Setup of v50:
==> flow/design.v <==
`timescale 1ns / 1ps
module bcd(clk, rst, broj, desetice, jedinice);
   input clk;                                               
   input rst;                                               
   input  [7:0] broj;                                       
   output reg [3:0] desetice;                               
   output reg [3:0] jedinice;                               
   reg [15:0] shift;                                        
   reg [3:0] i;                                             
   reg [15:0] t;                                            
   always @(posedge clk)
   begin
      if (rst)
         i <= 4'd0;
      else
      begin
         t = shift;
         if (i == 0)                                        
         begin
            t[15:8] = 8'd0;
            t[7:0] = broj;
         end
         if (i < 8)                                         
         begin
            if (t[11:8] >= 5)                               
               t[11:8] = t[11:8] + 4'd3;                    
            if (t[15:12] >= 5)                              
               t[15:12] = t[15:12] + 4'd3;                  
            t = t << 1;                                     
            shift <= t;
            i <= i + 4'd1;
         end
         else                                               
         begin
            desetice <= shift[15:12];
            jedinice <= shift[11:8];
            i <= 4'd0;
         end
      end
   end
endmodule
`timescale 1ns / 1ps
module kosarka(
      input clk,                                            
      input rst,                                            
      input b0,b1,b2,b3,                                    
      input p0,p1,p2,                                       
      output a,b,c,d,e,f,g,dp,                              
      output [3:0] an                                       
    );
localparam [16:0] DIV_D = 17'd25;                           
localparam [28:0] DIV_V = 29'd500;                          
reg clkD,clkV;                                              
reg [16:0] brojacD;                                         
reg [28:0] brojacV;                                         
reg [7:0] vremeA,vremeB,rezulA,rezulB;                      
reg [3:0] displej;                                          
reg [6:0] s_seg;                                            
reg [3:0] cifra;                                            
reg stop;                                                   
wire [3:0] vremeAdesetice, vremeAjedinice, vremeBdesetice, vremeBjedinice;   
wire [3:0] rezulAdesetice, rezulAjedinice, rezulBdesetice, rezulBjedinice;   
reg stanjeB0, stanjeB1, stanjeB2, stanjeB3;                 
bcd bcd_vremeA(clk, rst, vremeA, vremeAdesetice, vremeAjedinice);
bcd bcd_vremeB(clk, rst, vremeB, vremeBdesetice, vremeBjedinice);            
bcd bcd_rezulA(clk, rst, rezulA, rezulAdesetice, rezulAjedinice);
bcd bcd_rezulB(clk, rst, rezulB, rezulBdesetice, rezulBjedinice);
wire tickD = (brojacD == DIV_D) && !clkD;                   
wire tickV = (brojacV == DIV_V) && !clkV;                   
reg n_stop, n_s0, n_s1, n_s2, n_s3;
reg [7:0] n_rezulA, n_rezulB;
reg [3:0] n_displej, n_cifra;
always @(*)
   begin
      n_stop = stop;
      n_s0 = stanjeB0; n_s1 = stanjeB1; n_s2 = stanjeB2; n_s3 = stanjeB3;
      n_rezulA = rezulA; n_rezulB = rezulB;
      n_displej = displej; n_cifra = cifra;
      if(vremeA==0 && vremeB==0)                            
         n_stop = 1'b1;                                     
      case({p2,cifra})
         5'b00111: begin n_displej = vremeBjedinice; n_cifra = 4'b1110; end
         5'b01110: begin n_displej = vremeBdesetice; n_cifra = 4'b1101; end   
         5'b01101: begin n_displej = vremeAjedinice; n_cifra = 4'b1011; end
         5'b01011: begin n_displej = vremeAdesetice; n_cifra = 4'b0111; end
         5'b10111: begin n_displej = rezulBjedinice; n_cifra = 4'b1110; end
         5'b11110: begin n_displej = rezulBdesetice; n_cifra = 4'b1101; end   
         5'b11101: begin n_displej = rezulAjedinice; n_cifra = 4'b1011; end
         5'b11011: begin n_displej = rezulAdesetice; n_cifra = 4'b0111; end
         default: ;
      endcase
      if(b0 == 1'b1)
         n_s0 = 1'b1;                                       
      if(n_s0==1'b1 && b0 == 1'b0)                          
      begin
         n_stop = ~n_stop;                                  
         n_s0 = 1'b0;
      end
      if(b1 == 1'b1)
         n_s1 = 1'b1;                                       
      if(n_s1==1'b1 && b1 == 1'b0)
      begin
         case({p1,p0})
            2'b00: n_rezulB = n_rezulB+8'd3;                
            2'b01: n_rezulB = n_rezulB-8'd3;
            2'b10: n_rezulA = n_rezulA+8'd3;
            2'b11: n_rezulA = n_rezulA-8'd3;
         endcase
         n_s1 = 1'b0;
      end
      if(b2 == 1'b1)
         n_s2 = 1'b1;                                       
      if(n_s2==1'b1 && b2 == 1'b0)
      begin
         case({p1,p0})
            2'b00: n_rezulB = n_rezulB+8'd2;                
            2'b01: n_rezulB = n_rezulB-8'd2;
            2'b10: n_rezulA = n_rezulA+8'd2;
            2'b11: n_rezulA = n_rezulA-8'd2;
         endcase
         n_s2 = 1'b0;
      end
      if(b3 == 1'b1)
         n_s3 = 1'b1;                                       
      if(n_s3==1'b1 && b3 == 1'b0)
      begin
         case({p1,p0})
            2'b00: n_rezulB = n_rezulB+8'd1;                
            2'b01: n_rezulB = n_rezulB-8'd1;
            2'b10: n_rezulA = n_rezulA+8'd1;
            2'b11: n_rezulA = n_rezulA-8'd1;
         endcase
         n_s3 = 1'b0;
      end
   end
always @(posedge clk)
   begin
      if (rst)
      begin
         clkD <= 1'b0; clkV <= 1'b0;
         brojacD <= 17'd0; brojacV <= 29'd0;
         vremeA <= 8'd40; vremeB <= 8'd0;                   
         rezulA <= 8'd0; rezulB <= 8'd0;
         displej <= 4'b0110;
         s_seg <= 7'd0;
         cifra <= 4'b1110;
         stop <= 1'b1;
         stanjeB0 <= 1'b0; stanjeB1 <= 1'b0; stanjeB2 <= 1'b0; stanjeB3 <= 1'b0;
      end
      else
      begin
         if(brojacD==DIV_D)                                 
         begin
            clkD <= ~clkD;
            brojacD <= 17'd1;
         end
         else
            brojacD <= brojacD+17'd1;
         if(brojacV==DIV_V)                                 
         begin
            clkV <= ~clkV;
            brojacV <= 29'd1;
         end
         else
            brojacV <= brojacV+29'd1;
         case(displej)
            4'd0 : s_seg <= 7'b1000000;                     
            4'd1 : s_seg <= 7'b1111001;                     
            4'd2 : s_seg <= 7'b0100100;                     
            4'd3 : s_seg <= 7'b0110000;                     
            4'd4 : s_seg <= 7'b0011001;                     
            4'd5 : s_seg <= 7'b0010010;                     
            4'd6 : s_seg <= 7'b0000010;                     
            4'd7 : s_seg <= 7'b1111000;                     
            4'd8 : s_seg <= 7'b0000000;                     
            4'd9 : s_seg <= 7'b0010000;                     
            default : s_seg <= 7'b1000000;                  
         endcase
         if (tickV)                                         
         begin
            if(stop==0)                                     
            begin
               if(vremeB==0)                                
               begin
                  vremeB <= 8'd59;                          
                  vremeA <= vremeA-8'd1;                    
               end
               else
                  vremeB <= vremeB-8'd1;
            end
         end
         if (tickD)                                         
         begin
            stop <= n_stop;
            stanjeB0 <= n_s0; stanjeB1 <= n_s1; stanjeB2 <= n_s2; stanjeB3 <= n_s3;
            rezulA <= n_rezulA; rezulB <= n_rezulB;
            displej <= n_displej;
            cifra <= n_cifra;
         end
      end
   end
assign an = cifra;
assign {g, f, e, d, c, b, a} = s_seg;                       
assign dp = 1'b1;                                           
endmodule
Settings: LEC_CHECK=0, CAP_MARGIN=20, CELL_PAD_IN_SITES_GLOBAL_PLACEMENT=2, CORE_ASPECT_RATIO=1.19, CORE_MARGIN=5, CORE_UTILIZATION=51, CTS_CLUSTER_DIAMETER=116, GPL_ROUTABILITY_DRIVEN=1, MAX_ROUTING_LAYER=met5, PLACE_DENSITY_LB_ADDON=0.22, SETUP_SLACK_MARGIN=0.77, SLEW_MARGIN=30, TNS_END_PERCENT=15; clock period 4.31 ns.
run.sh (not shown) runs the stock make flow with config.mk's settings and CLKGATE_MAP_FILE=.
#### Input delta (v20 over v50)
- CELL_PAD_IN_SITES_GLOBAL_PLACEMENT no longer set, was 2
- CORE_ASPECT_RATIO no longer set, was 1.19
- CTS_CLUSTER_DIAMETER no longer set, was 116
- CORE_UTILIZATION now 40, was 51
- TNS_END_PERCENT no longer set, was 15
- MAX_ROUTING_LAYER no longer set, was met5
- CORE_MARGIN now 2, was 5
- HOLD_SLACK_MARGIN now 0.22, previously not set
- SLEW_MARGIN now 5, was 30
- PLACE_DENSITY_LB_ADDON now 0.26, was 0.22
- GPL_ROUTABILITY_DRIVEN no longer set, was 1
- SETUP_SLACK_MARGIN no longer set, was 0.77
- the clock period (ns, I/O delays scaled along) now 10.0, was 4.31
==> results <==
Compared with v50, v20 shows a higher die outline width. Final instance area (lower): v20. In v20 the share of the cycle needed by the critical path after routing turned out 27 points lower than in v50. Chip area in the Yosys report came out exactly the same in v20 and v50. Looking at worst relative slew slack, v20 sits below v50. On sequential cell area in the final layout, v20 and v50 are basically level. Comparing v20 and v50, non-clock buffer count is higher on v50. Compared with v50, v20 shows a lower post-detailed-routing wire length. Post-CTS setup-driven buffer insertion count ended up 4 lower on v20 than on v50. The minimum setup slack in the final design of v20 was superior to that of v50.
The inputs of v51 differ from those of v20 as listed below.
- putting ABC_AREA at 1 where nothing was set
- putting SETUP_SLACK_MARGIN at 1.11 where nothing was set
- swapping 5 for 20 in SLEW_MARGIN
- clearing PLACE_DENSITY_LB_ADDON, which used to be 0.26
- putting CTS_CLUSTER_SIZE at 10 where nothing was set
- swapping 40 for 72 in CORE_UTILIZATION
- clearing HOLD_SLACK_MARGIN, which used to be 0.22
- swapping 10.0 for 3.99 in the clock period (ns, I/O delays scaled along)
Results
- Summary of the comparison: routing usage on met2 is higher in v51, relative to v20.
- Per the comparison of v51 with v20, part of the power in combinational logic climbed 2.1 points, overall routed net length picked up an extra 45%, buffers plus inverters on the worst setup path saw an increase, number of logic gates increased by about 1.7% relative to the old numbers.
- Number of clock buffers in the layout: v51 vs v20 up about 25%
- Comparing v20 and v51, the higher cell count was measured on v51.
- Comparing v20 and v51, the lower portion of the post-synthesis area used by sequential elements was measured on v20.
Relative to v51, the following input files were edited for v43:
- ABC_AREA: 1 -> 0
- SLEW_MARGIN: 20 -> 40
- SETUP_SLACK_MARGIN: 1.11 -> 0.53
- PLACE_DENSITY: unset -> 0.95
- CTS_CLUSTER_SIZE: 10 -> 15
Findings:
v43: aborted in global routing (5_1_grt) (tool error)
Compared with v51, in v43 number of buffers inserted during clock tree synthesis has decreased, initial cell density of the core shows an increase of 0.21 points, die boundary width grew by 0.41 um, placement-stage worst setup slack saw a decrease.
v43 does worse than v51 on area of the core.
NOTE: number of instances in the synthesized netlist in v43 falls short of that of v51
Compared with v51, in v43 die footprint now larger; number of buffers inserted by post-CTS setup repair fell 6; synthesis area per yosys went up 75 sq um.
The inputs of v25 differ from those of v43 as listed below.
- putting MIN_ROUTING_LAYER at met1 where nothing was set
- putting TNS_END_PERCENT at 15 where nothing was set
- swapping 40 for 20 in SLEW_MARGIN
- putting HOLD_SLACK_MARGIN at 0.28 where nothing was set
- swapping 15 for 41 in CTS_CLUSTER_SIZE
- putting GPL_ROUTABILITY_DRIVEN at 1 where nothing was set
- clearing PLACE_DENSITY, which used to be 0.95
- swapping 20 for 0 in CAP_MARGIN
- swapping 0 for 1 in ABC_AREA
- putting PLACE_DENSITY_LB_ADDON at 0.06 where nothing was set
- clearing SETUP_SLACK_MARGIN, which used to be 0.53
[summary]
v25 vs. v43: sequential area share after synthesis picked up an extra 0.28 points; number of distinct library cells after synthesis down 30%.
Taking v43 as the reference, in v25 minimum setup slack after placement rose 0.76 ns; core region area fell 58 sq um; die size fell 110 sq um.
Row chip area line of the yosys report: v25 lower / v43 higher
v25 finished end to end and its layout was clean on timing, DRC and antenna.
Input changes introduced in v57 (baseline for comparison: v25):
- a deleted TNS_END_PERCENT that had been 15
- a deleted PLACE_DENSITY_LB_ADDON that had been 0.06
- an added SETUP_SLACK_MARGIN of 0.53
- a change of ABC_AREA from 1 to 0
- a deleted GPL_ROUTABILITY_DRIVEN that had been 1
- a change of CTS_CLUSTER_SIZE from 41 to 39
- a change of CORE_UTILIZATION from 72 to 71
- a deleted MIN_ROUTING_LAYER that had been met1
- an added PLACE_DENSITY of 0.35
[summary]
v57: complete, dirty (negative setup slack). Synthesized instance count, v57 vs v25: down by more than 10%. Via count: v25 and v57 compared, higher one is v57. In the reports for v25 and v57, the smaller sequential portion of the cell area belongs to v57. Note that the sum of met3 wire segment lengths after detailed routing recorded for v25 amounts to 0.75 times the value seen in v57.
Power is estimated from default activity; no workload was simulated.
